[flow/run.sh]
#!/bin/bash
# the make line also repeats each setting of config.mk as NAME=value (left out here)
make -C /OpenROAD-flow-scripts/flow DESIGN_CONFIG=/design/flow/config.mk WORK_HOME=/design/flow/orfs CLKGATE_MAP_FILE= finish
[flow/config.mk]
export PLATFORM = sky130hd
export DESIGN_NAME = APB_Slave
export DESIGN_NICKNAME = APB_Slave
export VERILOG_FILES = /design/flow/design.v
export SDC_FILE = /design/flow/constraint.sdc
export NUM_CORES = 4
export LEC_CHECK = 0
export CAP_MARGIN = 20
export CORE_MARGIN = 2
export CORE_UTILIZATION = 38
export SLEW_MARGIN = 20
[flow/constraint.sdc]
create_clock -name core_clock -period 7.68 [get_ports {PCLK}]
set_input_delay 1.5360 -clock core_clock [delete_from_list [all_inputs] [get_ports {PCLK}]]
set_output_delay 1.5360 -clock core_clock [all_outputs]
set_load 0.01 [all_outputs]
[flow/design.v]
module APB_Slave#( parameter DWIDTH = 32, AWIDTH = 5)            
(   input                                      PCLK,             
    input                                   PRESETn,             
    input                                     PSELx,             
    input                                   PENABLE,             
    input                        [AWIDTH-1:0] PADDR,             
    input                                    PWRITE,             
    input                       [DWIDTH-1:0] PWDATA,             
    output reg                  [DWIDTH-1:0] PRDATA,             
    output                                   PREADY,             
    output                                   PSLVERR             
);  
    localparam                  [2:0] IDLE   = 3'b000;           
    localparam                  [2:0] READY  = 3'b001;           
    localparam                  [2:0] READ   = 3'b010;           
    localparam                  [2:0] WRITE  = 3'b011;           
    localparam                  [2:0] ERROR  = 3'b100;           
    reg                           [2:0] current_state;           
    reg                           [2:0]    next_state;           
    reg           [DWIDTH-1:0] mem_arr[2**AWIDTH-1:0];           
    wire          [AWIDTH-1:0]           base_address;           
    wire                                   PADDR_VALID;          
always @(posedge PCLK,negedge PRESETn)
    if(!PRESETn)
        current_state <= IDLE;  
    else
        current_state <= next_state;  
always @(*)
begin
    case(current_state)  
        IDLE : 
                next_state <= PSELx? READY:IDLE;  
        READY: 
                next_state <= !PSELx?                IDLE   
                            : !PADDR_VALID?         ERROR  
                            : !PENABLE?             READY  
                            : !PWRITE?              READ
                            :                       WRITE; 
        WRITE: 
                next_state <= !PSELx?                IDLE   
                            : !PENABLE?             READY  
                            :                       WRITE; 
        READ : 
                next_state <= !PSELx?                IDLE   
                            : !PENABLE?             READY  
                            :                       READ;  
        ERROR: 
                next_state <= PSELx&!PADDR_VALID?   ERROR  
                            : PSELx?                READY  
                            :                       IDLE;  
        default:
                next_state <= IDLE;
    endcase
end
always @(posedge PCLK)
begin
    if(current_state==READY && PSELx && PENABLE && PWRITE)
        mem_arr[PADDR] <= PWDATA;
end
always @(*)
begin
    if(current_state==READY && PSELx && PENABLE && !PWRITE)
        PRDATA = mem_arr[PADDR];
    else
        PRDATA = {DWIDTH{1'b0}};
end
    assign base_address[AWIDTH-1:0] = 'b0;
    assign PADDR_VALID = (PADDR>base_address) || (PADDR<(2**AWIDTH-1+base_address));
    assign PREADY= (current_state==READY);
    assign PSLVERR= (current_state==ERROR);
endmodule
==> results of run 1 <==
[cell type report]
type                       count  area, µm²  area share (%)
clock buffer                 108       2532           5.562
inverter                       2      7.507         0.01649
timing repair buffer         161       1529           3.358
tap                         1380       1727           3.793
antenna                        1      2.502        0.005496
multi-input combinational    970       8071           17.73
clock inverter                73      782.0           1.718
sequential                  1029      30880           67.82
[metal layers]
layer | vias to the layer above | wire [µm] | global-route usage [%]
met5 | - | 136 | 0
li1 | 8914 | - | -
met1 | 10699 | 42200 | 26.14
met2 | 859 | 47080 | 29.45
met4 | 24 | 2976 | 6.301
met3 | 162 | 9566 | 4.744
==> results.txt, run 1 <==
Observations from the implementation run.

Synth:
- Sequential elements use between 70% and 80% of the synthesized area.
- The run puts the count of library flops with an enable pin at 1024.
- By count the netlist is led by 1024 x sky130_fd_sc_hd__edfxtp_1, 512 x sky130_fd_sc_hd__mux2i_1, 254 x sky130_fd_sc_hd__o22ai_1.
- The run gives the compound-cell area share of the yosys netlist as around 4.6%.
- The run gives the tally of yosys warning messages as 1.
- The synthesis report lists the most area-consuming cells as sky130_fd_sc_hd__edfxtp_1 78%, sky130_fd_sc_hd__mux2i_1 13%, sky130_fd_sc_hd__o22ai_1 4.0%, sky130_fd_sc_hd__nor2_1 0.93%, sky130_fd_sc_hd__buf_2 0.87%.
- Sorting the synthesis cell report by count puts at the top sky130_fd_sc_hd__edfxtp_1.
- The run gives the adder-cell share of the synthesized area as 0%.
- The run gives the cell count in the Yosys report as 2130.
- The run puts the synthesized cell area at 39340 µm².
- The run gives the per-instance average area after synthesis as 18.47 µm².
- The run gives the synthesized instance count as between 2000 and 2500.
- The run gives the share of the synthesized netlist area taken by xor and xnor gates as 0%.
- The run gives the post-synthesis async set-or-reset flop share as 0.4859%.
- The run gives the share of cell area taken by muxes after synthesis as 13.03%.
- The run puts the count of cell types in the netlist at 29.
- The cell type that accounts for the most area after synthesis is sky130_fd_sc_hd__edfxtp_1.
- The run gives the biggest combinational cell group after synthesis as multiplexers.
- The run puts the simple-gate area share of the yosys netlist at 2.176%.
- The run puts the net count after synthesis at 2172.
- The run gives the number of synthesized register bits as 1029.
- The run gives the most used flip-flop cell as sky130_fd_sc_hd__edfxtp_1.
- The run gives the fraction of synthesized cell area taken by the top area cell type as around four fifths.
- The synthesized netlist has a Yosys-reported chip area of 39340 µm².

Placement:
- The run gives the standard cell area after detailed placement as 42210 µm².
- The run gives the HPWL after detailed placement as 56.82 mm.
- The run puts the cell count after placement at between 3000 and 4000.
- The run puts the placer congestion estimate at 0.8022.
- The run gives the worst setup slack before clock tree synthesis as 1.146 ns.
- The run gives the count of port buffers added during placement as between 70 and 80.

Power and ir drop:
- The leakage power in the latest report is 15.32 nW.
- In this run, power in flip-flops and latches comes to roughly 6.2 mW.
- The run gives the power drawn by the combinational cells as roughly 430 µW.
- The run puts the internal cell power at 9.219 mW.
- Power spread over the standard cell area amounts to 254.1 nW/µm².
- Switching power as a fraction of the total was reported as 20.33%.
- The run gives the share of power burned in the clock network as 42.8%.
- The run gives the overall power after layout as 11.57 mW.
- The run puts the register share of total power at 53.4%.
- The run puts the combinational share of power at 3.7%.
- The run puts the net switching power at 2.352 mW.
- The analysis reports a worst IR drop on VDD of 0.1547 mV.
- The run gives the power drawn by the clock network as 4.96 mW.
- Ranked by power, first place goes to sequential cells.

Worst setup path:
- The run gives the library cell contributing the largest single delay on the critical path as sky130_fd_sc_hd__clkdlybuf4s50_1.
- For the worst setup path, the data required time is 6.14 ns.
- The run gives the worst flop-to-flop path endpoint as mem_arr[27][18].
- Data on the critical path arrives at its endpoint at 5.11 ns.
- For reference, the most critical setup path is categorized as input port to output pin.
- The run gives the worst-case reg-to-reg path depth as 5.
- Traced cell by cell, the critical path runs through clkdlybuf4s50_1 > buf_4 > nand4bb_2 > buf_4 > o22ai_1 > nor2_1 > a31oi_1 > clkdlybuf4s50_1.
- The worst setup path is launched from an input port.
- According to the timing report, the critical path is launched from PADDR[3].
- The capture point of the critical path was reported as PRDATA[17].
- For the worst reg-to-reg path, the startpoint reported by OpenROAD is current_state[3].
- The run gives the nature of the critical path endpoint as an output pin.
- The run puts the reg-to-reg setup timing slack at between 3 and 4 ns.
- Broken down by cell family, the worst path's largest delay share belongs to buffers and inverters.
- The run gives the number of buffers and inverters on the critical path as 4.
- The run gives the total stage count of the critical path as 8.
- Per the timing report, the biggest fanout along the worst path comes to 23.
- The run gives the stage delay of the slowest cell on the critical path as about 0.7 ns.

Floorplan:
- The run puts the die outline height at 325.7 µm.
- The run gives the number of rows created at floorplan as around 120.
- The run gives the share of the core filled by cells before placement as 38.17%.
- The run puts the die extent in x at 325.7 µm.
- For this design the top-level I/O count stands at ~76.
- The run gives the area of the die as 106100 µm².
- The run gives the core outline area as 103100 µm².

Run:
- The run gives the number of max-capacitance violations reported as 0.
- The run puts the number of OpenROAD warnings at 29.

Clock tree:
- The post-CTS hold buffer count recorded in the log is 0.
- The run puts the post-cts resize count at 0.
- The number of setup buffers added after CTS is 0.
- The run puts the clock insertion delay at the later pin of the skew report at 0.66 ns.
- The clock tree has to reach 1029 sinks.
- The run puts the maximum root-to-sink buffer count at 3.
- Looking at the clock tree report, the H-tree level count equals 3.
- The run puts the number of buffers inserted during clock tree synthesis at 98.
- On the worst setup and hold paths after CTS, the clock-pin slew comes to about 0.06 ns.
- In this run the clock root is driven by a sky130_fd_sc_hd__clkbuf_16.
- The run gives the CTS tree as yes.

Final layout:
- The run gives the count of fill cells added during filler insertion as 8851.
- The run gives the final instance area as 45530 µm².
- The run gives the growth of design area from synthesis to finish as 15.74%.
- Leaving out filler cells and counting taps, the final layout contains 3724.
- The run puts the net total in the final layout at roughly 2300.
- The run puts the final core utilization at 44.18%.

GRT:
- The run puts the total routing usage reported by global routing at 18.96%.
- The run gives the number of global-route vias before repair as 20273.
- The number of antenna violations at the first check in global routing came to 15.
- The run puts the leftover overflow at the end of global routing at 0.
- The run gives the maximum number of pins on one net before global-route repair as 102.
- The run gives the wire length of the first global-routing pass as 144.9 mm.

Routing:
- The run puts the wire length per cell at 27.38 µm.
- Per the detail_route report, the via count comes to 20658.
- The run puts the residual DRC count at 0.
- The run gives the mean number of vias per cell as approximately 5.5.
- The run puts the detailed-router iteration count before antenna repair at 5.
- Once detail routing completed, the nets flagged for antenna violations numbered 0.
- The run gives the detailed-route wire length as between 100 and 150 mm.
- The detailed router finished its first iteration with 2252 violations.

Run status:
- The run finished with no timing, DRC or antenna violations.

Final timing:
- The run puts the post-route clock skew at 0.02576 ns.
- The run puts the tightest slew margin relative to the limit at 22.99%.
- The run gives the total count of hold-check failures in the final report as 0.
- In the final report, the number of endpoints failing setup comes to 0.
- The run gives the slack of the critical path as 1.034 ns.
- The pin closest to its max-slew limit shows a slew of 1.155 ns.
- Hold timing on the final database bottoms out at a slack of 0.5246 ns.
- The run puts the final period utilization at 86.53%.
- Summed over all failing endpoints, the final setup total negative slack is 0 ns.
- The run gives the highest clock rate as 150.5 MHz.
- The run puts the time the worst path needs with I/O delays and setup at 6.646 ns.
- Per the final report, max-transition violations number 0.
- Setup repair after global routing left no endpoint under its margin.

Worst hold path:
- The startpoint identified for the worst hold timing path is current_state[1].
- Looking at the hold checks, the worst path lands on current_state[3].
- The run gives the class of the tightest hold or removal check as register to register.
- The run puts the count of cells along the worst hold path at 2.
==> run 2: changes to the inputs <==
ABC_AREA = 1   (was not set)
CELL_PAD_IN_SITES_DETAIL_PLACEMENT = 0   (was not set)
CORE_ASPECT_RATIO = 0.9   (was not set)
CORE_UTILIZATION = 72   (was 38)
CTS_CLUSTER_SIZE = 46   (was not set)
GPL_TIMING_DRIVEN = 1   (was not set)
MAX_ROUTING_LAYER = met4   (was not set)
PLACE_DENSITY_LB_ADDON = 0.04   (was not set)
SETUP_SLACK_MARGIN = 0.23   (was not set)
clock period = 3.03 ns   (was 7.68 ns; I/O delays follow)
==> run 2 against run 1 <==
  * Now fails the layout checks on negative setup slack
  * Critical endpoint is now PRDATA[12]
  * Sequential power went up to 2.5 times the previous value
  * Core utilization grew 45 points
  * Routed wire length grew 57%
  * Worst setup slack got worse by 1.3 ns
  * Critical path type is now register to output pin
  * Clock skew is 0.0084 ns higher
  * Highest routed layer is now met4
==> results.txt, run 2 <==
Observations from the implementation run.

Run status:
- The flow ran to the end, but the layout failed its checks.
- The violated checks flagged are negative setup slack.

Power and ir drop:
- The run gives the power drawn by the combinational cells as 2.43 mW.
- The final power report lists total power as 30.04 mW.
- The run gives the combinational share of power as under 10%.
- The flow reports that the clock network draws 39.8% of the design power.
- Power attributed to the clock group is 11.9 mW.
- The run puts the net switching share of the total power at a little under a quarter.
- The analysis attributes to net switching a power of 7.163 mW.
- The run gives the worst voltage drop across the vdd grid as 0.8304 mV.
- The run puts the power per cell area at approximately 580 nW/µm².
- The run gives the internal cell power as around 23 mW.
- The run puts the register share of total power at 52.1%.
- The run puts the static power due to leakage at between 20 and 25 nW.
- Per report_power, the Sequential row totals 15.7 mW.
- Looking at the group totals, the largest power group turns out to be sequential cells.

Floorplan:
- The run puts the number of top-level pins at roughly 76.
- The die covers approximately 61000 µm².
- The run puts the core outline area at 58330 µm².
- The floorplan step set the die height to roughly 230 µm.
- Measured along the x axis, the die boundary spans 259.7 µm.
- The run gives the number of rows created at floorplan as 84.
- The run gives the share of the core filled by cells before placement as ~73%.

Worst setup path:
- In this design, the critical path's most frequently occurring cell is sky130_fd_sc_hd__nand2_1.
- The critical path is of the register to output pin type.
- The run puts the reg-to-reg setup timing slack at 0.87 ns.
- All stages included, the depth of the critical timing path comes to 10.
- Per STA, the worst path is made up of nand2_1 > nand2_1 > nand2_1 > nand2_1 > nand2_1 > nand2_1 > nor2_1 > a21oi_1 > buf_4 > buf_6.
- The worst setup path is captured at an output pin.
- The most critical setup path has its endpoint at PRDATA[12].
- Looking at the reg2reg group, the worst path starts from current_state[3].
- The run gives the start point of the critical path as mem_arr[0][12].
- The timing report attributes the biggest portion of critical-path delay to flip-flops.
- For this run, the slowest stage of the critical path takes 0.77 ns.
- The timing report shows that the slowest cell on the worst path is sky130_fd_sc_hd__edfxtp_1.
- STA classifies the critical path startpoint as a register.
- The run puts the worst-case reg-to-reg path depth at 9.
- Per the timing report, the most critical flop-to-flop path finishes at mem_arr[15][14].
- The required time at the worst endpoint is listed as 2.42 ns.
- The run puts the critical path data arrival time at ~2.7 ns.
- The report shows a maximum critical-path fanout of 1.
- The run puts the number of buffers and inverters on the critical path at 2.

Clock tree:
- Per the CTS log, the root buffer master is sky130_fd_sc_hd__clkbuf_16.
- TritonCTS built the clock tree.
- The registers of the reported paths see a clock transition of 0.07 ns.
- Looking at the clock tree report, the maximum root-to-sink buffer count equals 3.
- CTS built an H-tree with a depth of 3.
- Buffers inserted to repair hold after CTS numbered 0.
- The run puts the total clock sinks at 1029.
- The run puts the number of buffers inserted during clock tree synthesis at 96.
- The run puts the clock insertion delay at the later pin of the skew report at about 0.70 ns.

Final layout:
- The finished layout reports a core utilization of 89.43%.
- Relative to the synthesized area, the layout overhead comes to 23.10%.
- The run gives the non-filler instance count after layout as about 5200.
- For this run, the post-layout net count is 4419.
- Fill cells in the final layout number ~2100.

Synth:
- The run gives the adder-cell share of the synthesized area as 0%.
- For this run, the leading register cell type out of synthesis is sky130_fd_sc_hd__edfxtp_1.
- Sorting the synthesized cells by area gives the leading types as sky130_fd_sc_hd__edfxtp_1 73%, sky130_fd_sc_hd__nand2_1 23%, sky130_fd_sc_hd__buf_2 1.4%, sky130_fd_sc_hd__nor2_1 0.89%, sky130_fd_sc_hd__clkbuf_1 0.56%.
- The run puts the number of synthesized register bits at 1029.
- Per the synthesis report, the dominant area consumer among library cells is sky130_fd_sc_hd__edfxtp_1.
- The run gives the share of cell area taken by muxes after synthesis as 0%.
- The top cell type by area accounts for 72.56% of the synthesized area.
- The number of different library cells used by synthesis comes to 18.
- The run puts the share of the synthesized netlist area taken by xor and xnor gates at 0%.
- The cell count after synthesis came out at around 4000.
- The run puts the portion of the post-synthesis area used by sequential elements at approximately 73%.
- The run gives the simple-gate area share of the yosys netlist as 24.46%.
- The run gives the per-instance average area after synthesis as 10.54 µm².
- Per the Yosys statistics, synthesis produced 4019 cells.
- The run puts the chip area in the Yosys report at 42380 µm².
- Per the synthesis report, the AND-OR/OR-AND share of the synthesized area is 0.4163%.
- Among the non-sequential cells, simple AND/OR/NAND/NOR gates take the most area.
- For this run, the number of Yosys warnings is 1.
- The run gives the synthesized cell area as 42380 µm².
- By count the netlist is led by 2599 x sky130_fd_sc_hd__nand2_1, 1024 x sky130_fd_sc_hd__edfxtp_1, 119 x sky130_fd_sc_hd__buf_2.
- The run puts the net count after synthesis at 4061.
- The run gives the dominant cell by count in the synthesized netlist as sky130_fd_sc_hd__nand2_1.
- Per the synth stats, the proportion of register bits with asynchronous set or reset is 0.4859%.
- In this run, synthesis inferred around 1000 flip-flops with an integrated enable.

Final timing:
- The run puts the final period utilization at 109.9%.
- After layout, the minimum clock period comes to 3.331 ns.
- Headroom to the max-slew limit came out at 23.99%.
- Setup repair after global routing could not meet its margin everywhere.
- The run gives the minimum hold slack as 0.1828 ns.
- The run gives the number of pins exceeding their max-slew limit in the final report as 0.
- The run puts the final-report setup violation count at 2.
- The run gives the measured slew at the worst slew-check pin as ~1.1 ns.
- The run puts the total count of hold-check failures in the final report at 0.
- Based on the critical path, the design can be clocked at up to 300.2 MHz.
- The critical path in the final layout is reported with a setup slack of -0.3011 ns.
- The run gives the post-route clock skew as 0.03411 ns.

Placement:
- Buffers placed on the I/O ports in this run total 75.
- Counting tap cells, the placed design contains a total of 4959 instances.
- The run puts the placer congestion estimate at 0.9651.
- Prior to clock tree synthesis, the placed netlist has a worst setup slack of -0.6631 ns.
- The run puts the HPWL after detailed placement at 74.03 mm.

GRT:
- The run gives the wire length of the first global-routing pass as 203.9 mm.
- The run gives the total routing usage reported by global routing as 48.53%.
- The run puts the number of global-route vias before repair at about 33000.
- The run gives the number of antenna violations at the first check in global routing as 6.
- The run puts the leftover overflow at the end of global routing at 0.
- The run puts the maximum number of pins on one net before global-route repair at 51.

Routing:
- The first detailed-routing pass ran for 30 iterations.
- The run puts the remaining antenna violation count at 0.
- The run puts the total via count in the routed design at between 30000 and 40000.
- The run puts the mean number of vias per cell at 6.835.
- The run gives the wire length per cell as ~31 µm.
- After the first detailed-routing iteration, the DRC count stood at 7878.
- The run gives the residual DRC count as 0.
- The run puts the detailed-route wire length at between 150 and 200 mm.

Run:
- The run gives the number of max-capacitance violations reported as 0.
- The tool warning count for the run is 31.

Worst hold path:
- The run gives the class of the tightest hold or removal check as input port to asynchronous set/reset pin.
==> run 2: final cells by class <==
type	instances	area, µm²	area share [%]
well taps	774	968.4	1.856
clock buffers	124	2571	4.929
repair inverters	1	16.27	0.03118
clock inverters	49	371.6	0.7124
multi-input cells	2777	11240	21.55
diodes	13	32.53	0.06236
flip-flops and latches	1029	30880	59.19
inverters	20	116.4	0.2231
repair buffers	452	5973	11.45
==> run 2: layer usage <==
metal / vias up / routed length [µm] / global-route usage (%)
li1: 13842 / - / -
met1: 16202 / 46480 / 58.32
met2: 4369 / 68900 / 72.32
met3: 1397 / 29080 / 14.00
met4: 0 / 15690 / 32.22
met5: - / 0 / -
==> run 2: metrics by stage <==
step | TNS, ns | instance area, µm²
after floorplan | -172.20 | 42410
after global placement | -15.13 | 47060
after detailed placement | -17.29 | 47060
after CTS | 0 | 51180
after global routing | -0.3052 | 52150
final | -0.4485 | 52170
==> run 2: repair_timing <==
item                                    4_1_cts  5_1_grt
endpoints found under the setup margin       32       32
resized                                     202      168
cloned                                       18       16
pin swaps                                    11       37
buffers inserted                             38       22
==> run 3: changes to the inputs <==
ABC_AREA = 0   (was 1)
CORE_ASPECT_RATIO = 0.52   (was 0.9)
CORE_UTILIZATION = 37   (was 72)
PLACE_DENSITY_LB_ADDON = 0.24   (was 0.04)
SETUP_SLACK_MARGIN = 0.18   (was 0.23)
clock period = 8.39 ns   (was 3.03 ns; I/O delays follow)
==> run 3 against run 2 <==
  * Area after synthesis decreased by 7.2%
  * Critical path type is now input port to output pin
  * Power shrank 67%
  * Die size up 79%
  * Sequential cell count unchanged
  * First-iteration DRC count is 64% lower
  * Sequential power shrank 64%
  * Critical endpoint is now PRDATA[0]
  * Worst hold slack improved by 0.32 ns
  * Largest cell class unchanged
  * Now clean on timing, DRC and antenna
  * Via count shrank 42%
==> results.txt, run 3 <==
Observations from the implementation run.

Final timing:
- The run gives the number of pins exceeding their max-slew limit in the final report as 0.
- The run gives the final total negative setup slack as 0 ns.
- Setup repair after global routing left no endpoint under its margin.
- The flow reports an fmax of 137.2 MHz.
- The run gives the total count of hold-check failures in the final report as 0.
- The run puts the tightest slew margin relative to the limit at 27.45%.
- The run puts the measured slew at the worst slew-check pin at 1.086 ns.
- The run puts the time the worst path needs with I/O delays and setup at between 7 and 8 ns.
- In the post-route analysis, the smallest setup slack over all paths is 1.101 ns.
- The run puts the post-route clock skew at 0.01903 ns.
- The run puts the final period utilization at between 80% and 90%.
- The run puts the final-report setup violation count at 0.

Synth:
- Summed over its instances, the top area cell type makes up about four fifths of the synthesized netlist area.
- The synthesized netlist devotes 0% of its cell area to adder and majority cells.
- The run gives the tally of yosys warning messages as 1.
- The run puts the share of the synthesized netlist area taken by xor and xnor gates at 0%.
- The gate-level netlist out of Yosys references 29 unique cell types.
- The run puts the post-synthesis async set-or-reset flop share at less than 1%.
- Counting flops with a built-in enable in the synthesized netlist gives just over 1000.
- In the post-synthesis netlist, the cell with the most instances is sky130_fd_sc_hd__edfxtp_1.
- The run puts the number of synthesized register bits at 1029.
- The cell type that accounts for the most area after synthesis is sky130_fd_sc_hd__edfxtp_1.
- The run gives the biggest combinational cell group after synthesis as multiplexers.
- The run gives the portion of the post-synthesis area used by sequential elements as 78.49%.
- The run puts the compound-cell area share of the yosys netlist at 4.625%.
- The chip area line in the Yosys stat output reads around 39000 µm².
- The run gives the simple-gate area share of the yosys netlist as 2.176%.
- The run gives the most used flip-flop cell as sky130_fd_sc_hd__edfxtp_1.
- The run gives the per-instance average area after synthesis as 18.47 µm².
- By count the netlist is led by 1024 x sky130_fd_sc_hd__edfxtp_1, 512 x sky130_fd_sc_hd__mux2i_1, 254 x sky130_fd_sc_hd__o22ai_1.
- In the Yosys report the total cell count is 2130.
- The run gives the synthesized cell area as 39340 µm².
- The run gives the synthesized instance count as 2130.
- The run puts the share of cell area taken by muxes after synthesis at 13.03%.
- The number of nets handed over by synthesis was 2172.
- Ranked by total cell area, the synthesized netlist is headed by sky130_fd_sc_hd__edfxtp_1 78%, sky130_fd_sc_hd__mux2i_1 13%, sky130_fd_sc_hd__o22ai_1 4.0%, sky130_fd_sc_hd__nor2_1 0.93%, sky130_fd_sc_hd__buf_2 0.87%.

Worst setup path:
- Per the STA report, the cell with the highest stage delay on the worst path is sky130_fd_sc_hd__clkdlybuf4s50_1.
- The run gives the total stage count of the critical path as 8.
- STA classifies the critical path endpoint as an output pin.
- The run gives the start of the worst register-to-register path as current_state[3].
- The critical path ends at PRDATA[0].
- The run puts the critical path data arrival time at 5.61 ns.
- The run puts the worst-case reg-to-reg path depth at 5.
- Broken down by cell family, the worst path's largest delay share belongs to buffers and inverters.
- The run gives the class of the most critical setup path as input port to output pin.
- The run puts the reg-to-reg setup timing slack at 4.79 ns.
- The run gives the start point of the critical path as PADDR[4].
- Of all nets on the critical path, the largest fanout is 24.
- The run gives the number of buffers and inverters on the critical path as 4.
- For this run, the slowest stage of the critical path takes 1.08 ns.
- The worst setup path is launched from an input port.
- The run gives the required time of the critical path as 6.71 ns.
- Traced cell by cell, the critical path runs through clkdlybuf4s50_1 > nand4bb_2 > buf_4 > buf_4 > o22ai_1 > nor4_1 > a31oi_1 > clkdlybuf4s50_1.
- The run gives the worst flop-to-flop path endpoint as mem_arr[31][25].

Clock tree:
- The run gives the clock insertion delay at the later pin of the skew report as about 0.68 ns.
- The run puts the CTS clock-pin slew for the worst setup and hold paths at 0.06 ns.
- The run puts the buffers inserted during post-CTS setup optimization at 0.
- The run gives the number of levels the H-tree was split into as 3.
- Gates resized during post-CTS repair numbered 0.
- The run puts the count of hold buffers inserted by post-cts repair at 0.
- TritonCTS built the clock tree.
- CTS added clock buffers totalling ~88.
- TritonCTS reports the number of clock sinks as approximately 1000.
- In this run the deepest clock path goes through 3 buffers.
- The tree is rooted in a sky130_fd_sc_hd__clkbuf_16.

Routing:
- The first routing iteration left 2835 violations.
- The run puts the detailed-route wire length at 108.6 mm.
- The run puts the residual DRC count at 0.
- The run gives the remaining antenna violation count as 0.
- The run puts the detailed-router iteration count before antenna repair at 5.
- Dividing the detail-routed wire length by the instance count gives 29.23 µm.
- The run puts the total via count in the routed design at 20758.
- Dividing the detail-routed via count by the number of cells gives 5.588.

GRT:
- Entering global routing, the biggest net connects 103 pins.
- The run gives the wire length of the first global-routing pass as roughly 150 mm.
- The run puts the total routing usage reported by global routing at between 20% and 30%.
- The number of global-route vias before repair was between 20000 and 25000.
- The run gives the leftover overflow at the end of global routing as 0.
- The run puts the number of antenna violations at the first check in global routing at 2.

Placement:
- The congestion estimate from routability-driven global placement came to 0.8195.
- The run puts the count of port buffers added during placement at 75.
- The run puts the standard cell area after detailed placement at 42190 µm².
- The run puts the worst setup slack before clock tree synthesis at between 1 and 1.5 ns.
- The run gives the HPWL after detailed placement as 61.10 mm.

Floorplan:
- Per the OpenROAD floorplan log, the area of the core is 105700 µm².
- The run gives the share of the core filled by cells before placement as 37.23%.
- For this design the top-level I/O count stands at 76.
- From left edge to right edge, the die measures 456.2 µm.
- The chip occupies between 100000 and 150000 µm².
- The report lists the number of standard-cell rows as 86.
- The vertical die dimension reported for this design is 239.1 µm.

Power and ir drop:
- The report lists the power per cell area as 223.7 nW/µm².
- Cell internal power was estimated by the tool at 7.951 mW.
- The flow reports that sequential cells draw 56.4% of the design power.
- The run puts the combinational share of power at roughly 4.0%.
- Per the power-grid run, VDD falls by no more than 0.1529 mV.
- The run gives the flip-flop and latch power as 5.66 mW.
- The run puts the net switching share of the total power at 20.69%.
- The run puts the share of power burned in the clock network at between 30% and 40%.
- Combinational power for this build is 400 µW.
- Ranked by power, first place goes to sequential cells.
- The run gives the power drawn by the clock network as 3.97 mW.
- The analysis attributes to cell leakage a power of roughly 15 nW.
- The run gives the net switching power as 2.075 mW.

Final layout:
- The run puts the growth of design area from synthesis to finish at 13.94%.
- The run puts the final core utilization at between 40% and 50%.
- According to the finish report, the design has a final net count of 2282.
- The finished cells cover 44820 µm².

Worst hold path:
- Looking at the hold checks, the worst path lands on current_state[4].
- The run gives the origin of the worst min-delay path as current_state[4].
- Note that the worst hold path type here is register to register.
- The run gives the count of cells along the worst hold path as 2.

Run:
- The run gives the number of OpenROAD warnings as 28.
- The run puts the number of max-capacitance violations reported at 0.

Run status:
- The flow ran to the end and the layout has no timing, DRC or antenna violations.
run 3: area by class of cell:
type	count	area (µm²)
Antenna cell	2	5.005
Sequential cell	1029	30880
Multi-Input combinational cell	970	8122
Tap cell	1408	1762
Clock inverter	44	351.6
Inverter	2	7.507
Timing Repair Buffer	149	1341
Clock buffer	111	2352
Fill cell	9270	60850
run 3: routing by layer:
layer  up-vias  routed length [µm]  global-route usage, %
li1       8861                   -                      -
met1     10880               52340                  30.61
met2       880               45000                  27.61
met3       137                9130                  4.406
met4         0                2122                  4.621
met5         -                   0                      -
run 3: through the flow:
step	cells	hold WS (ns)	power (mW)
floorplan	2130	0.4634	5.984
global placement	3555	0.4852	6.167
detailed placement	3557	0.4942	6.177
CTS	3712	0.5117	10.11
global route	3714	0.5529	10.33
finish	3715	0.5050	10.03
==> run 4: changes to the inputs <==
ABC_AREA = not set   (was 0)
CAP_MARGIN = 0   (was 20)
CELL_PAD_IN_SITES_DETAIL_PLACEMENT = not set   (was 0)
CORE_ASPECT_RATIO = not set   (was 0.52)
CORE_UTILIZATION = 72   (was 37)
CTS_CLUSTER_SIZE = 15   (was 46)
GPL_TIMING_DRIVEN = not set   (was 1)
MAX_ROUTING_LAYER = not set   (was met4)
PLACE_DENSITY_LB_ADDON = 0.02   (was 0.24)
SETUP_SLACK_MARGIN = 0.9   (was 0.18)
clock period = 3.05 ns   (was 8.39 ns; I/O delays follow)
==> run 4 against run 3 <==
  * The layout now fails its checks (negative setup slack)
  * First-iteration DRC count up 86%
  * Clock-buffer cell count up 5
  * Final cell count down 10%
  * Worst hold slack worse by 0.29 ns
  * Critical path type unchanged
  * Highest routed layer is now met5
==> results.txt, run 4 <==
Observations from the implementation run.

Clock tree:
- The run gives the CTS tree as yes.
- The run gives the CTS clock-pin slew for the worst setup and hold paths as 0.06 ns.
- In this run, post-CTS hold repair placed 0 buffers.
- In this run, CTS created clock tree buffers numbering approximately 97.
- The run gives the clock insertion delay at the later pin of the skew report as around 0.67 ns.
- Per the CTS log, the maximum H-tree level is 3.
- TritonCTS reports the number of clock sinks as around 1000.
- The run gives the maximum root-to-sink buffer count as 3.
- The cell sitting at the root of the clock tree is a sky130_fd_sc_hd__clkbuf_16.

Power and ir drop:
- The run puts the static power due to leakage at 17.79 nW.
- The run puts the power drawn by the combinational cells at 1.89 mW.
- The run gives the net switching power as 6.726 mW.
- Per report_power, the top consumer among the power groups is sequential cells.
- The report lists the power per cell area as about 600 nW/µm².
- The run gives the flip-flop and latch power as 15.6 mW.
- The run puts the internal cell power at roughly 23 mW.
- Sequential cells account for 51.6% of the total power.
- Per report_power, the Clock row totals 12.7 mW.
- The run puts the share of power burned in the clock network at 42.1%.
- The run gives the worst voltage drop across the vdd grid as 0.6354 mV.
- The run puts the net switching share of the total power at 22.32%.
- The run gives the combinational share of power as 6.3%.

Placement:
- The run gives the placer congestion estimate as 0.8965.
- The run gives the count of port buffers added during placement as 75.
- The run gives the worst setup slack before clock tree synthesis as -0.9403 ns.
- The run gives the HPWL after detailed placement as 57.16 mm.

GRT:
- The run gives the number of global-route vias before repair as 24906.
- The run gives the wire length of the first global-routing pass as 174.5 mm.
- The run gives the leftover overflow at the end of global routing as 0.
- The run gives the number of antenna violations at the first check in global routing as 4.
- Entering global routing, the biggest net connects roughly 40 pins.
- The run puts the total routing usage reported by global routing at between 40% and 50%.

Synth:
- The run puts the tally of yosys warning messages at 1.
- The run gives the biggest combinational cell group after synthesis as multiplexers.
- The run gives the fraction of synthesized cell area taken by the top area cell type as 78.17%.
- The run gives the portion of the post-synthesis area used by sequential elements as 78.49%.
- Per the post-synthesis stats, the area per cell is ~18 µm².
- The synth_stat.txt file lists the number of cells as 2130.
- The run puts the count of cell types in the netlist at 29.
- After synthesis, the share of flip-flops with an asynchronous set or reset is 0.4859%.
- Yosys reports a chip area of 39340 µm².
- The run gives the compound-cell area share of the yosys netlist as under 10%.
- The run gives the count of library flops with an enable pin as 1024.
- The run puts the synthesized cell area at 39340 µm².
- By count the netlist is led by 1024 x sky130_fd_sc_hd__edfxtp_1, 512 x sky130_fd_sc_hd__mux2i_1, 254 x sky130_fd_sc_hd__o22ai_1.
- After synthesis, the share of cell area in mux cells is 13.03%.
- The run gives the share of the synthesized netlist area taken by xor and xnor gates as 0%.
- The run puts the number of synthesized register bits at 1029.
- Per the synthesis report, the dominant area consumer among library cells is sky130_fd_sc_hd__edfxtp_1.
- The run puts the synthesized instance count at 2130.
- The main area contributors are sky130_fd_sc_hd__edfxtp_1 78%, sky130_fd_sc_hd__mux2i_1 13%, sky130_fd_sc_hd__o22ai_1 4.0%, sky130_fd_sc_hd__nor2_1 0.93%, sky130_fd_sc_hd__buf_2 0.87%.
- The run puts the adder-cell share of the synthesized area at 0%.
- The synthesis stats list as the most numerous cell sky130_fd_sc_hd__edfxtp_1.
- The run puts the simple-gate area share of the yosys netlist at 2.176%.
- Post-synth the commonest register cell is sky130_fd_sc_hd__edfxtp_1.
- The run gives the net count after synthesis as around 2200.

Worst setup path:
- Broken down by cell family, the worst path's largest delay share belongs to buffers and inverters.
- The largest single stage delay on the critical path is ~0.36 ns.
- The run gives the number of buffers and inverters on the critical path as 8.
- The run gives the capture point of the critical path as PRDATA[1].
- The run gives the reg-to-reg setup timing slack as 0.93 ns.
- The run gives the worst flop-to-flop path endpoint as mem_arr[0][12].
- The number of cells on the worst reg-to-reg path is 5.
- The critical path in this run is classified as input port to output pin.
- The run gives the largest fanout on the critical path as 7.
- Looking at the reg2reg group, the worst path starts from current_state[3].
- The worst setup path is launched from an input port.
- The run gives the start point of the critical path as PADDR[0].
- Walking the worst path, the cells encountered are buf_6 > buf_8 > buf_6 > nand4b_1 > buf_6 > buf_12 > buf_12 > buf_12 > o22ai_1 > nor2_1 > a31oi_2 > buf_2.
- The run puts the required time of the critical path at 2.44 ns.
- The run gives the library cell contributing the largest single delay on the critical path as sky130_fd_sc_hd__a31oi_2.
- The run gives the nature of the critical path endpoint as an output pin.
- The run gives the critical path data arrival time as 2.76 ns.
- In this run the number of cells on the critical path is 12.

Final timing:
- The run puts the time the worst path needs with I/O delays and setup at 3.370 ns.
- Between clock sinks in the finished design, the worst skew comes to 0.02944 ns.
- The run gives the slack of the critical path as -0.3203 ns.
- The final timing report lists a hold violation count of 0.
- Static timing analysis puts the maximum clock frequency at 296.7 MHz.
- The run gives the tightest slew margin relative to the limit as 15.86%.
- The run puts the number of pins exceeding their max-slew limit in the final report at 0.
- The run puts the final period utilization at 110.5%.
- The run gives the final-report setup violation count as 32.
- The run gives the measured slew at the worst slew-check pin as 1.258 ns.
- The run puts the minimum hold slack at approximately 0.22 ns.
- Setup repair after global routing could not meet its margin everywhere.

Floorplan:
- The run puts the area of the die at around 57000 µm².
- The floorplan has 85 rows.
- The run puts the share of the core filled by cells before placement at 72.95%.
- The run puts the die extent in x at 237.7 µm.
- The run puts the number of top-level pins at 76.
- Per the OpenROAD floorplan log, the area of the core is 53920 µm².
- Per the OpenROAD floorplan log, the height of the die is ~240 µm.

Run status:
- The flow ran to the end, but the layout failed its checks.
- In this run the layout check failures are negative setup slack.

Run:
- The stage logs contain a warning count of 30.
- The number of maximum-capacitance violations recorded for the run is 0.

Routing:
- The run gives the detailed-route wire length as between 100 and 150 mm.
- The routed design shows a via density per instance of 7.752.
- The run gives the remaining antenna violation count as 0.
- The iteration count recorded for the first detailed-route pass is 8.
- For this block, the initial DRC count from the detailed router was between 5000 and 6000.
- The run gives the wire length per cell as 42.05 µm.
- The run puts the total via count in the routed design at 25930.
- The run gives the residual DRC count as 0.

Worst hold path:
- The run gives the class of the tightest hold or removal check as input port to asynchronous set/reset pin.

Final layout:
- The run puts the growth of design area from synthesis to finish at 28.37%.
- The run puts the count of fill cells added during filler insertion at 1355.
- The finished design was reported to have a net count of 2606.
-- run 4: area by class of cell --
class	count	area, µm²	share of cell area [%]
multi-input cells	970	9946	19.70
clock buffers	116	2605	5.159
well taps	696	870.8	1.725
clock inverters	64	603.1	1.194
diodes	4	10.01	0.01982
repair buffers	464	5575	11.04
inverters	2	7.507	0.01487
flip-flops and latches	1029	30880	61.15
-- run 4: repair_timing --
item                                    in CTS  in global routing
cloned                                      14                  7
pin swaps                                   56                 45
resized                                    407                143
endpoints found under the setup margin     462                843
buffers inserted                            68                 24
-- run 4: metrics by stage --
step | area [µm²] | std cells | setup TNS, ns | utilization [%] | power (mW)
3_5_place_dp | 43730 | 3048 | -25.81 | 81.09 | 17.21
4_1_cts | 49290 | 3310 | -0.2364 | 91.41 | 29.34
6_report | 50490 | 3345 | -5.297 | 93.65 | 30.13
2_1_floorplan | 39550 | 2130 | 0 | - | 16.48
5_1_grt | 50480 | 3341 | -4.873 | 93.63 | 30.43
3_3_place_gp | 43730 | 3048 | -25.60 | 81.09 | 17.17
-- run 4: metal layers --
metal	global-route usage [%]	vias up	part of all wire (%)
li1	-	9540	-
met4	24.55	2	9.2
met5	0	-	0.0064
met2	69.09	3125	45
met3	12.55	878	17
met1	56.95	12385	30
==> run 5: changes to the inputs <==
ABC_AREA = 1   (was not set)
CAP_MARGIN = 20   (was 0)
CELL_PAD_IN_SITES_DETAIL_PLACEMENT = 1   (was not set)
CELL_PAD_IN_SITES_GLOBAL_PLACEMENT = 2   (was not set)
CORE_ASPECT_RATIO = 1.49   (was not set)
CORE_UTILIZATION = 37   (was 72)
CTS_CLUSTER_SIZE = 46   (was 15)
GPL_TIMING_DRIVEN = 0   (was not set)
HOLD_SLACK_MARGIN = -0.06   (was not set)
MAX_ROUTING_LAYER = met4   (was not set)
PLACE_DENSITY_LB_ADDON = 0.24   (was 0.02)
SETUP_SLACK_MARGIN = 0.27   (was 0.9)
SLEW_MARGIN = 30   (was 20)
TNS_END_PERCENT = 30   (was not set)
clock period = 5.93 ns   (was 3.05 ns; I/O delays follow)
==> run 5 against run 4 <==
  * Now clean on timing, DRC and antenna
  * Area after synthesis up 7.7%
  * Clock-buffer cell count grew 4
  * Power down 48%
  * Critical path type unchanged
==> results.txt, run 5 <==
Observations from the implementation run.

Synth:
- The synthesized netlist devotes 0% of its cell area to XOR and XNOR gates.
- The main area contributors are sky130_fd_sc_hd__edfxtp_1 73%, sky130_fd_sc_hd__nand2_1 23%, sky130_fd_sc_hd__buf_2 1.4%, sky130_fd_sc_hd__nor2_1 0.89%, sky130_fd_sc_hd__clkbuf_1 0.56%.
- The run gives the compound-cell area share of the yosys netlist as 0.4163%.
- Post-synthesis, Yosys gives the total cell area as 42380 µm².
- The run gives the dominant cell by count in the synthesized netlist as sky130_fd_sc_hd__nand2_1.
- Sorting the synthesized cells by how often they occur yields 2599 x sky130_fd_sc_hd__nand2_1, 1024 x sky130_fd_sc_hd__edfxtp_1, 119 x sky130_fd_sc_hd__buf_2.
- The run gives the number of synthesized register bits as 1029.
- A synthesized cell averages about 11 µm².
- The run puts the synthesized cell area at between 40000 and 50000 µm².
- In the synthesized netlist, the dominant kind of combinational cell is simple AND/OR/NAND/NOR gates.
- The synthesized netlist handed to floorplanning was reported with a cell count of 4019.
- The run gives the post-synthesis async set-or-reset flop share as 0.4859%.
- The run gives the count of library flops with an enable pin as 1024.
- The run gives the portion of the post-synthesis area used by sequential elements as 72.86%.
- The run gives the fraction of synthesized cell area taken by the top area cell type as 72.56%.
- The run gives the tally of yosys warning messages as 1.
- In the Yosys report the total cell count is roughly 4000.
- The run puts the adder-cell share of the synthesized area at 0%.
- The run puts the simple-gate area share of the yosys netlist at 24.46%.
- The run puts the count of cell types in the netlist at 18.
- The run gives the most used flip-flop cell as sky130_fd_sc_hd__edfxtp_1.
- The run gives the net count after synthesis as 4061.
- The run gives the share of cell area taken by muxes after synthesis as 0%.
- Per the synthesis report, the dominant area consumer among library cells is sky130_fd_sc_hd__edfxtp_1.

Power and ir drop:
- The run gives the power per cell area as 309.7 nW/µm².
- The run puts the net switching power at 3.591 mW.
- The run gives the share of power burned in the clock network as 42.5%.
- The run gives the worst voltage drop across the vdd grid as 0.2497 mV.
- In the power breakdown, the biggest contributor is sequential cells.
- The run gives the power drawn by the combinational cells as 971 µW.
- The run gives the register share of total power as 51.3%.
- The run gives the power drawn by the clock network as 6.62 mW.
- The flow reports power dissipated in sequential cells as ~8.0 mW.
- The power report shows net switching accounting for a little under a quarter of the total.
- Per report_power, the combinational group accounts for 6.2% of the total.
- The run puts the static power due to leakage at around 20 nW.
- The run gives the internal cell power as about 12 mW.

Worst setup path:
- The run puts the stage delay of the slowest cell on the critical path at approximately 0.65 ns.
- The worst setup path is launched from an input port.
- The run gives the total stage count of the critical path as 12.
- The most numerous cell type found on the critical path is sky130_fd_sc_hd__nand2_1.
- Per STA, the worst path is made up of buf_2 > buf_2 > clkbuf_1 > nand2_1 > nand2_1 > nand2_1 > nand2_1 > nand2_1 > nand2_1 > nor2_1 > a21oi_1 > clkdlybuf4s50_1.
- The run puts the reg-to-reg setup timing slack at 3.16 ns.
- STA lists the endpoint of the worst register-to-register path as mem_arr[27][9].
- The run gives the worst-case reg-to-reg path depth as 7.
- The run gives the class of the most critical setup path as input port to output pin.
- At the worst endpoint, the arrival time is 4.38 ns.
- The run gives the start of the worst register-to-register path as current_state[3].
- For this design, the slowest cell found on the critical path is sky130_fd_sc_hd__clkdlybuf4s50_1.
- The timing report attributes the biggest portion of critical-path delay to buffers and inverters.
- STA classifies the critical path endpoint as an output pin.
- Tracing the worst setup path back leads to its startpoint at PADDR[0].
- The run puts the required time of the critical path at 4.74 ns.
- OpenSTA lists the critical path endpoint as PRDATA[1].
- The run gives the number of buffers and inverters on the critical path as 4.
- Looking at the critical path, the highest net fanout was 10.

Clock tree:
- The clock passes through at most 3 buffers.
- The run gives the root buffer cell as sky130_fd_sc_hd__clkbuf_16.
- The run puts the clock insertion delay at the later pin of the skew report at between 0.7 and 0.8 ns.
- The run puts the number of buffers inserted during clock tree synthesis at 101.
- The run gives the count of hold buffers inserted by post-cts repair as 0.
- The run gives the number of levels the H-tree was split into as 3.
- The run puts the CTS clock-pin slew for the worst setup and hold paths at ~0.06 ns.
- TritonCTS built the clock tree.
- Clock tree synthesis found a total of 1029 sinks.

Floorplan:
- In the floorplan report the effective utilization is 37.26%.
- The run gives the core outline area as 113700 µm².
- In this run the horizontal extent of the chip is 281.3 µm.
- The run puts the area of the die at 117300 µm².
- During I/O placement, the number of pins put on the boundary was ~76.
- The run puts the die outline height at around 420 µm.
- Row generation in the floorplan step produced 151 rows.

Placement:
- The run puts the standard cell area after detailed placement at between 40000 and 50000 µm².
- Before CTS, the worst setup slack after placement is -0.2507 ns.
- The run puts the placer congestion estimate at 0.8121.
- The run puts the HPWL after detailed placement at 102.3 mm.
- In this run the tool buffered the top-level ports with 73 buffer cells.

Routing:
- The run gives the top routing layer in use as met4.
- The run gives the wire length per cell as 24.27 µm.
- Summed over all nets, wire length on met2 after detailed routing comes to 76.68 mm.
- The iteration count recorded for the first detailed-route pass is 5.
- Detailed routing inserted a total of between 20000 and 30000 vias.
- The run gives the detailed-route wire length as 142.8 mm.
- Detailed-route iteration 0 reported a violation count of 2041.
- The run puts the remaining antenna violation count at 0.
- The run gives the residual DRC count as 0.
- Using the TritonRoute via totals, the vias-per-cell ratio works out to ~4.9.
- The run gives the met1 wire length as 56.91 mm.
- The run gives the routed wire length on met3 as roughly 4.4 mm.

GRT:
- The run gives the number of global-route vias before repair as 30329.
- Entering global routing, the biggest net connects 33 pins.
- The number of antenna violations at the first check in global routing is 4.
- Per the GRT congestion report, total overflow comes to 0.
- The first global-routing pass estimated 207.0 mm of wire.
- The run puts the total routing usage reported by global routing at 25.44%.

Final timing:
- Of the available clock period, the critical path in the final layout requires between 90 and 100%.
- The run gives the tightest slew margin relative to the limit as 38.71%.
- The run puts the minimum hold slack at between 0.5 and 0.6 ns.
- The run puts the total count of hold-check failures in the final report at 0.
- Setup repair after global routing left no endpoint under its margin.
- In the final report, the number of pins over their slew limit comes to 0.
- The run gives the highest clock rate as 179.6 MHz.
- The run puts the final-report setup violation count at 0.
- The smallest clock period supported by the final layout is computed as around 5.6 ns.
- The run puts the measured slew at the worst slew-check pin at between 0.9 and 1 ns.
- The final timing report lists clock skew as 0.03884 ns.
- The run puts the slack of the critical path at 0.3624 ns.

Worst hold path:
- The worst hold path terminates at current_state[3].
- The worst hold path was traced through 2 stages.
- The startpoint identified for the worst hold timing path is current_state[1].
- The run gives the class of the tightest hold or removal check as register to register.

Final layout:
- The run gives the final core utilization as 44.28%.
- For this run, the post-layout net count is between 4000 and 5000.
- The run gives the final instance area as 50370 µm².
- The run gives the count of fill cells added during filler insertion as 12456.
- The run gives the growth of design area from synthesis to finish as 18.85%.

Run status:
- The flow ran to the end and the layout has no timing, DRC or antenna violations.

Run:
- Per the run summary, max-cap violations total 0.
- The run puts the number of OpenROAD warnings at 27.
[run 5: area by class of cell]
class                   instances  area, µm²  share of cell area (%)
diodes                          2      5.005                0.009937
plain buffers                 193      898.4                   1.784
clock buffers                 120       2663                   5.286
clock inverters                65      691.9                   1.374
inverters                      20      75.07                  0.1491
multi-input cells            2777      10850                   21.53
flip-flops and latches       1029      30880                   61.30
well taps                    1530       1914                   3.801
repair buffers                148       2397                   4.760
[run 5: timing repair]
action                     in CTS  in global routing
setup buffers                   2                  0
setup endpoints to repair      26                  6
pin swaps                       1                  0
resized                        22                  1
[run 5: metal layers]
metal  vias up  track usage, %
li1      13600               -
met1     14653           29.22
met2       567           46.07
met3       225           2.339
met4         0           9.016
met5         -               -
[run 5: per-stage QoR]
step | total power [mW] | std cells | setup TNS, ns
after floorplan | 8.594 | 4019 | 0
after global placement | 9.092 | 5622 | -611.09
after detailed placement | 9.139 | 5695 | -1.429
after CTS | 15.72 | 5882 | 0
after global routing | 16.03 | 5883 | 0
final | 15.60 | 5884 | 0
==> run 6: changes to the inputs <==
ABC_AREA = 0   (was 1)
CELL_PAD_IN_SITES_DETAIL_PLACEMENT = 0   (was 1)
CELL_PAD_IN_SITES_GLOBAL_PLACEMENT = not set   (was 2)
CORE_ASPECT_RATIO = 0.52   (was 1.49)
CORE_UTILIZATION = 72   (was 37)
GPL_TIMING_DRIVEN = 1   (was 0)
HOLD_SLACK_MARGIN = not set   (was -0.06)
MAX_ROUTING_LAYER = met5   (was met4)
PLACE_DENSITY_LB_ADDON = 0.03   (was 0.24)
SETUP_SLACK_MARGIN = 0.9   (was 0.27)
SLEW_MARGIN = 20   (was 30)
TNS_END_PERCENT = not set   (was 30)
clock period = 3.03 ns   (was 5.93 ns; I/O delays follow)
==> run 6 against run 5 <==
  * Now fails the layout checks on negative setup slack
  * Synthesized cell count shrank 47%
  * Clock power grew 69%
  * Non-clock buffer count grew 129
  * Combinational power grew 92%
  * Die size shrank 52%
  * Register-to-register slack lost 2.5 ns
  * Critical path depth shrank 4
==> results.txt, run 6 <==
Observations from the implementation run.

GRT:
- The run puts the number of antenna violations at the first check in global routing at 5.
- The number of global-route vias before repair came to 24402.
- Entering global routing, the biggest net connects 33 pins.
- The run puts the total routing usage reported by global routing at between 40% and 50%.
- The run puts the wire length of the first global-routing pass at between 150 and 200 mm.
- The global route stage reports its total congestion overflow as 0.

Power and ir drop:
- The run puts the internal cell power at 22.28 mW.
- The script computed the net switching share of total power as 22.45%.
- The largest share of the power goes to sequential cells.
- The run gives the combinational share of power as 6.5%.
- In this run the power density over the cells is between 500 and 600 nW/µm².
- The run puts the static power due to leakage at 17.50 nW.
- The run gives the register share of total power as 54.5%.
- The share of total power dissipated in the clock network is 39.0%.
- The run puts the flip-flop and latch power at around 16 mW.
- The run gives the power drawn by the combinational cells as 1.86 mW.
- The net switching power in the latest report is roughly 6.5 mW.
- The run gives the power drawn by the clock network as 11.2 mW.
- Looking at the VDD voltage map, the peak drop is ~0.56 mV.

Floorplan:
- According to the floorplan report, the die height is 172.6 µm.
- The run puts the share of the core filled by cells before placement at 73.31%.
- The run gives the number of top-level pins as 76.
- The floorplan has 61 rows.
- Measured along the x axis, the die boundary spans 328.1 µm.
- The total area inside the core boundary comes to 53660 µm².
- The run puts the area of the die at 56620 µm².

Synth:
- The run gives the biggest combinational cell group after synthesis as multiplexers.
- Yosys stat counts 2130 cells in the synthesized netlist.
- Sorting the synthesized cells by how often they occur yields 1024 x sky130_fd_sc_hd__edfxtp_1, 512 x sky130_fd_sc_hd__mux2i_1, 254 x sky130_fd_sc_hd__o22ai_1.
- The run puts the net count after synthesis at roughly 2200.
- The run puts the compound-cell area share of the yosys netlist at 4.625%.
- Summing every instance area after synthesis gives 39340 µm².
- Synthesis handed over a netlist of 2130 instances.
- The run puts the chip area in the Yosys report at 39340 µm².
- The synthesized design spends more area on one cell type than any other, namely sky130_fd_sc_hd__edfxtp_1.
- The synthesis report lists the most area-consuming cells as sky130_fd_sc_hd__edfxtp_1 78%, sky130_fd_sc_hd__mux2i_1 13%, sky130_fd_sc_hd__o22ai_1 4.0%, sky130_fd_sc_hd__nor2_1 0.93%, sky130_fd_sc_hd__buf_2 0.87%.
- The synthesis report names the predominant flop master as sky130_fd_sc_hd__edfxtp_1.
- For this run the top cell type by instance count after synthesis was sky130_fd_sc_hd__edfxtp_1.
- The run puts the share of the synthesized netlist area taken by xor and xnor gates at 0%.
- In the synthesized netlist the async set-or-reset flop fraction comes to 0.4859%.
- The run gives the fraction of synthesized cell area taken by the top area cell type as roughly 80%.
- After synthesis, the netlist uses 29 different library cells.
- The run puts the simple-gate area share of the yosys netlist at 2.176%.
- In this run, synthesis inferred 1024 flip-flops with an integrated enable.
- The run puts the share of cell area taken by muxes after synthesis at 13.03%.
- Summing the areas of all fa, ha and maj instances in the mapped netlist gives 0% of the synthesized area.
- The run puts the per-instance average area after synthesis at 18.47 µm².
- The warning tally printed by Yosys for this design is 1.
- Per the synth log, the flip-flop and latch total comes to 1029.
- The run gives the portion of the post-synthesis area used by sequential elements as between 70% and 80%.

Clock tree:
- CTS reports a maximum clock tree buffer depth of 3.
- The run puts the clock insertion delay at the later pin of the skew report at 0.65 ns.
- The run gives the number of buffers inserted during clock tree synthesis as slightly above 80.
- CTS placed an instance of sky130_fd_sc_hd__clkbuf_16 at the clock tree root.
- The run gives the CTS tree as yes.
- The H-tree was split into 3 levels.
- Clock tree synthesis found a total of 1029 sinks.
- The run puts the CTS clock-pin slew for the worst setup and hold paths at 0.07 ns.

Worst setup path:
- The run gives the worst flop-to-flop path endpoint as mem_arr[24][9].
- The run gives the reg-to-reg setup timing slack as around 0.62 ns.
- Looking at the critical path, the highest net fanout was 18.
- Among all stages on the critical path, the largest delay is contributed by sky130_fd_sc_hd__mux2i_1.
- For reference, the critical path is captured by PRDATA[13].
- The worst setup path is captured at an output pin.
- The timing report attributes the biggest portion of critical-path delay to buffers and inverters.
- STA classifies the critical path startpoint as an input port.
- The critical path endpoint has a required time of 2.42 ns.
- The STA report counts the stages on the worst setup path as 8.
- The run gives the worst-case reg-to-reg path depth as 10.
- The run gives the start of the worst register-to-register path as current_state[3].
- The run gives the critical path data arrival time as 2.86 ns.
- The report lists the cells along the critical path as buf_16 > bufbuf_16 > buf_8 > mux2i_1 > o22ai_1 > nor2_1 > a31oi_4 > buf_6.
- The run gives the stage delay of the slowest cell on the critical path as 0.55 ns.
- The critical path contains buffers and inverters numbering 4 combined.
- The run gives the class of the most critical setup path as input port to output pin.
- The run gives the start point of the critical path as PADDR[1].

Final timing:
- At the pin with the least slew margin, the transition time is 1.202 ns.
- The run puts the highest clock rate at 288.6 MHz.
- The run gives the final total negative setup slack as -3.265 ns.
- The final timing report derives a shortest allowable period of between 3 and 4 ns.
- The run gives the slack of the critical path as -0.4355 ns.
- The run gives the final-report setup violation count as 32.
- The run gives the post-route clock skew as about 0.029 ns.
- The run gives the tightest slew margin relative to the limit as 19.62%.
- Per the final timing report, the hold violations number 0.
- The run gives the number of pins exceeding their max-slew limit in the final report as 0.
- Dividing the final minimum period by the clock period gives 114.4%.
- Setup repair after global routing could not meet its margin everywhere.

Placement:
- The run puts the HPWL after detailed placement at 60.63 mm.
- The congestion estimate from routability-driven global placement came to between 0.8 and 0.9.
- The run gives the standard cell area after detailed placement as 43900 µm².
- The run puts the count of port buffers added during placement at 75.

Routing:
- The run gives the detailed-route wire length as 137.6 mm.
- In the final routed layout, each cell accounts on average for a little over 40 µm.
- The run puts the initial DRC count at 5207.
- The routed layout has 25993 vias.
- The run gives the remaining antenna violation count as 0.
- Before antenna repair, the detailed router went through 6 iterations.
- The run puts the residual DRC count at 0.
- The run gives the mean number of vias per cell as 7.771.

Worst hold path:
- The type recorded for the worst min-delay path is input port to asynchronous set/reset pin.

Final layout:
- The run puts the growth of design area from synthesis to finish at 27.95%.
- After routing the design area is 50330 µm².
- The final report gives the core utilization as between 90% and 100%.
- For this run, the post-layout net count is 2597.

Run:
- The run gives the number of max-capacitance violations reported as 0.
- In this run the tools logged warnings totalling 31.

Run status:
- The flow ran to the end, but the layout failed its checks.
- The layout checks failed on negative setup slack.
## run 6: layout make-up
type / instances / area [µm²]
Fill cell: 1318 / 3326
Tap cell: 724 / 905.9
Inverter: 2 / 10.01
Multi-Input combinational cell: 970 / 10110
Antenna cell: 2 / 5.005
Clock inverter: 52 / 455.4
Timing Repair Buffer: 470 / 5774
Clock buffer: 96 / 2190
Sequential cell: 1029 / 30880
## run 6: what timing repair did
action | 4_1_cts | 5_1_grt
setup endpoints to repair | 441 | 935
buffers inserted | 37 | 30
pin swaps | 55 | 68
gates resized | 440 | 226
gates cloned | 15 | 10
hold buffers | 0 | 0
## run 6: metrics by stage
step	hold WS, ns	std cells	total power [mW]	worst slack [ns]
after floorplan	0.3104	2130	16.58	0.1559
after global placement	0.4776	3103	17.26	-1.193
after detailed placement	0.5019	3103	17.31	-1.223
after CTS	0.2013	3303	27.95	-0.05341
after global routing	0.2279	3343	29.07	-0.3460
final	0.2115	3345	28.73	-0.4355
## run 6: layer usage
layer	global-route usage [%]	vias up	part of all wire (%)
li1	-	9527	-
met1	58.87	12494	31
met2	61.90	3228	44
met3	12.14	738	18
met4	17.26	6	7.2
met5	0	-	0.025
==> run 7: changes to the inputs <==
ABC_AREA = 1   (was 0)
CELL_PAD_IN_SITES_DETAIL_PLACEMENT = 1   (was 0)
CORE_UTILIZATION = 37   (was 72)
GPL_TIMING_DRIVEN = 0   (was 1)
PLACE_DENSITY_LB_ADDON = 0.24   (was 0.03)
SETUP_SLACK_MARGIN = 0.27   (was 0.9)
SLEW_MARGIN = 35   (was 20)
clock period = 7.5 ns   (was 3.03 ns; I/O delays follow)
==> run 7 against run 6 <==
  * Now clean on timing, DRC and antenna
  * Register-to-register slack improved by 3.6 ns
  * Clock-buffer cell count increased by 15
  * Die size increased by 110%
  * First-iteration DRC count decreased by 19%
  * Clock power decreased by 59%
==> results.txt, run 7 <==
Observations from the implementation run.

Worst setup path:
- STA lists the endpoint of the worst register-to-register path as mem_arr[22][30].
- The run gives the stage delay of the slowest cell on the critical path as 0.83 ns.
- The run puts the reg-to-reg setup timing slack at about 4.3 ns.
- Among cell families on the critical path, the largest total delay comes from buffers and inverters.
- The run gives the library cell contributing the largest single delay on the critical path as sky130_fd_sc_hd__nor3_4.
- The run gives the start of the worst register-to-register path as current_state[3].
- The run puts the worst-case reg-to-reg path depth at 8.
- The capture point of the critical path was reported as PRDATA[5].
- Along the critical path, the tally of buffer and inverter instances is 4.
- STA classifies the critical path endpoint as an output pin.
- STA classifies the critical path startpoint as an input port.
- The run gives the total stage count of the critical path as 9.
- Of all nets on the critical path, the largest fanout is 10.
- On the critical path the data arrives at around 5.8 ns.
- The run gives the class of the most critical setup path as input port to output pin.
- The data required time reported for the critical path is about 6.0 ns.
- The run gives the start point of the critical path as PADDR[2].
- The critical path goes through clkdlybuf4s50_1 > inv_1 > nor3_4 > clkbuf_1 > nand2_1 > nand2_1 > nor2_1 > a21oi_1 > clkdlybuf4s50_1.

Clock tree:
- The run gives the root buffer cell as sky130_fd_sc_hd__clkbuf_16.
- The run gives the CTS tree as yes.
- The run gives the post-cts resize count as 0.
- The run puts the maximum root-to-sink buffer count at 3.
- The run puts the number of buffers inserted during clock tree synthesis at 91.
- Buffers added to address setup during post-CTS repair amount to 0.
- The run gives the clock insertion delay at the later pin of the skew report as 0.72 ns.
- The number of hold buffers added after CTS was 0.
- On the reported timing paths, the clock transition at the registers reads 0.06 ns.
- Clock tree synthesis found a total of 1029 sinks.
- The run puts the number of levels the H-tree was split into at 3.

Worst hold path:
- Per the hold report, the tightest min-delay path originates at current_state[1].
- The endpoint of the worst hold path is reported as current_state[3].
- The run gives the class of the tightest hold or removal check as register to register.
- The run gives the count of cells along the worst hold path as 2.

Synth:
- The run puts the cell count in the Yosys report at 4019.
- The run gives the share of the synthesized netlist area taken by xor and xnor gates as 0%.
- The run puts the post-synthesis async set-or-reset flop share at 0.4859%.
- The synthesized netlist devotes 24.46% of its cell area to simple gates.
- Counting distinct cell types in the post-synthesis netlist gives 18.
- The run puts the synthesized cell area at 42380 µm².
- The run puts the tally of yosys warning messages at 1.
- The run puts the adder-cell share of the synthesized area at 0%.
- The run gives the dominant cell by count in the synthesized netlist as sky130_fd_sc_hd__nand2_1.
- The run gives the chip area in the Yosys report as around 42000 µm².
- The run gives the fraction of synthesized cell area taken by the top area cell type as approximately 73%.
- In this run, synthesis inferred a little over 1000 flip-flops with an integrated enable.
- The run gives the number of synthesized register bits as 1029.
- Yosys reports that the most numerous cell types are 2599 x sky130_fd_sc_hd__nand2_1, 1024 x sky130_fd_sc_hd__edfxtp_1, 119 x sky130_fd_sc_hd__buf_2.
- The number of nets handed over by synthesis was slightly above 4000.
- The portion of synthesized area spent on multiplexers is 0%.
- Per the post-synthesis stats, the area per cell is 10.54 µm².
- The run gives the most used flip-flop cell as sky130_fd_sc_hd__edfxtp_1.
- Sorting the synthesized cells by area gives the leading types as sky130_fd_sc_hd__edfxtp_1 73%, sky130_fd_sc_hd__nand2_1 23%, sky130_fd_sc_hd__buf_2 1.4%, sky130_fd_sc_hd__nor2_1 0.89%, sky130_fd_sc_hd__clkbuf_1 0.56%.
- The run puts the portion of the post-synthesis area used by sequential elements at 72.86%.
- The run puts the synthesized instance count at 4019.
- The run gives the compound-cell area share of the yosys netlist as 0.4163%.
- The run gives the biggest combinational cell group after synthesis as simple AND/OR/NAND/NOR gates.
- The run gives the dominant cell type by area after synthesis as sky130_fd_sc_hd__edfxtp_1.

Power and ir drop:
- Sequential power for this build is 6.33 mW.
- The power report attributes to the sequential group a share of 54.0%.
- The flow reported a cell area power density of 234.5 nW/µm².
- The run gives the power drawn by the clock network as 4.60 mW.
- The group that draws the most power in this run is sequential cells.
- The run gives the net switching power as 2.861 mW.
- The run puts the net switching share of the total power at 24.40%.
- The run gives the power drawn by the combinational cells as 802 µW.
- The clock network burns between 30% and 40% of the power.
- The internal power of the cells totals 8.863 mW.
- The run puts the combinational share of power at 6.8%.
- The design draws 11.72 mW.
- The run puts the static power due to leakage at 20.13 nW.
- The run gives the worst voltage drop across the vdd grid as approximately 0.18 mV.

Final timing:
- The run gives the minimum hold slack as 0.5220 ns.
- The run puts the number of pins exceeding their max-slew limit in the final report at 0.
- The worst-case max-slew headroom was logged as 28.23%.
- The run gives the highest clock rate as 137.7 MHz.
- Setup repair after global routing left no endpoint under its margin.
- The run gives the final-report setup violation count as 0.
- The run puts the final total negative setup slack at 0 ns.
- Across the routed clock network, the largest skew measured is 0.04113 ns.
- The transition time recorded at the tightest slew-check pin is around 1.1 ns.
- Counting I/O delays and the setup requirement, the final critical path takes about 7.3 ns.
- The final critical path takes up a little over nine tenths of the cycle.
- Hold-check failures listed in the final report amount to 0.

Routing:
- The run gives the detailed-router iteration count before antenna repair as 8.
- The run gives the mean number of vias per cell as 5.392.
- The run gives the residual DRC count as 0.
- The run puts the remaining antenna violation count at 0.
- The run gives the initial DRC count as 4193.
- Per the detail_route report, routed wire per instance is between 20 and 30 µm.
- The run puts the total via count in the routed design at 31520.
- The run gives the detailed-route wire length as about 160 mm.

Final layout:
- The run puts the growth of design area from synthesis to finish at 17.98%.
- The run gives the final core utilization as ~44%.
- In the final design database the tool counted roughly 4300 nets.

GRT:
- The run gives the number of global-route vias before repair as about 31000.
- The run puts the wire length of the first global-routing pass at 223.3 mm.
- The number of antenna violations at the first check in global routing was 9.
- The run puts the leftover overflow at the end of global routing at 0.
- Global routing consumed, over all layers together, 26.84% of the routing resources.
- The run puts the maximum number of pins on one net before global-route repair at 33.

Floorplan:
- Per the OpenROAD floorplan log, the area of the core is 113500 µm².
- The run puts the number of top-level pins at approximately 76.
- The run puts the number of rows created at floorplan at 89.
- The initial utilization of the core area, before any placement, comes to 37.35%.
- The run puts the die outline height at 248.0 µm.
- The run gives the die extent in x as around 470 µm.
- The chip occupies 117400 µm².

Placement:
- The run gives the placer congestion estimate as slightly below 0.9.
- The run gives the count of port buffers added during placement as 73.
- The run puts the HPWL after detailed placement at 112.4 mm.

Run:
- The run puts the number of OpenROAD warnings at 27.
- The run puts the number of max-capacitance violations reported at 0.

Run status:
- The flow ran to the end and the layout has no timing, DRC or antenna violations.
[run 7: stage by stage]
stage	area, µm²	worst slack (ns)	cells
5_1_grt	49990	0.3538	5843
3_3_place_gp	44990	-0.2319	5593
3_5_place_dp	47230	0.4996	5677
6_report	50000	0.2399	5846
2_1_floorplan	42380	3.289	4019
4_1_cts	49970	0.4951	5843
[run 7: layout make-up]
type / count / area (µm²)
clock buffer: 111 / 2374
buffer: 193 / 889.6
multi-input combinational: 2777 / 10840
fill: 12379 / 63470
clock inverter: 55 / 371.6
sequential: 1029 / 30880
antenna: 3 / 7.507
tap: 1501 / 1878
inverter: 20 / 75.07
timing repair buffer: 157 / 2686
[run 7: per-layer routing]
layer  track usage [%]  share of wire, %  vias to the layer above
met5                 0            0.0089                        -
met4             7.508               2.8                        2
met3             6.965                12                      246
met2             37.63                40                     1703
met1             40.69                45                    15974
li1                  -                 -                    13595
Power figures rest on the tool's default switching activity, not on a simulated workload.
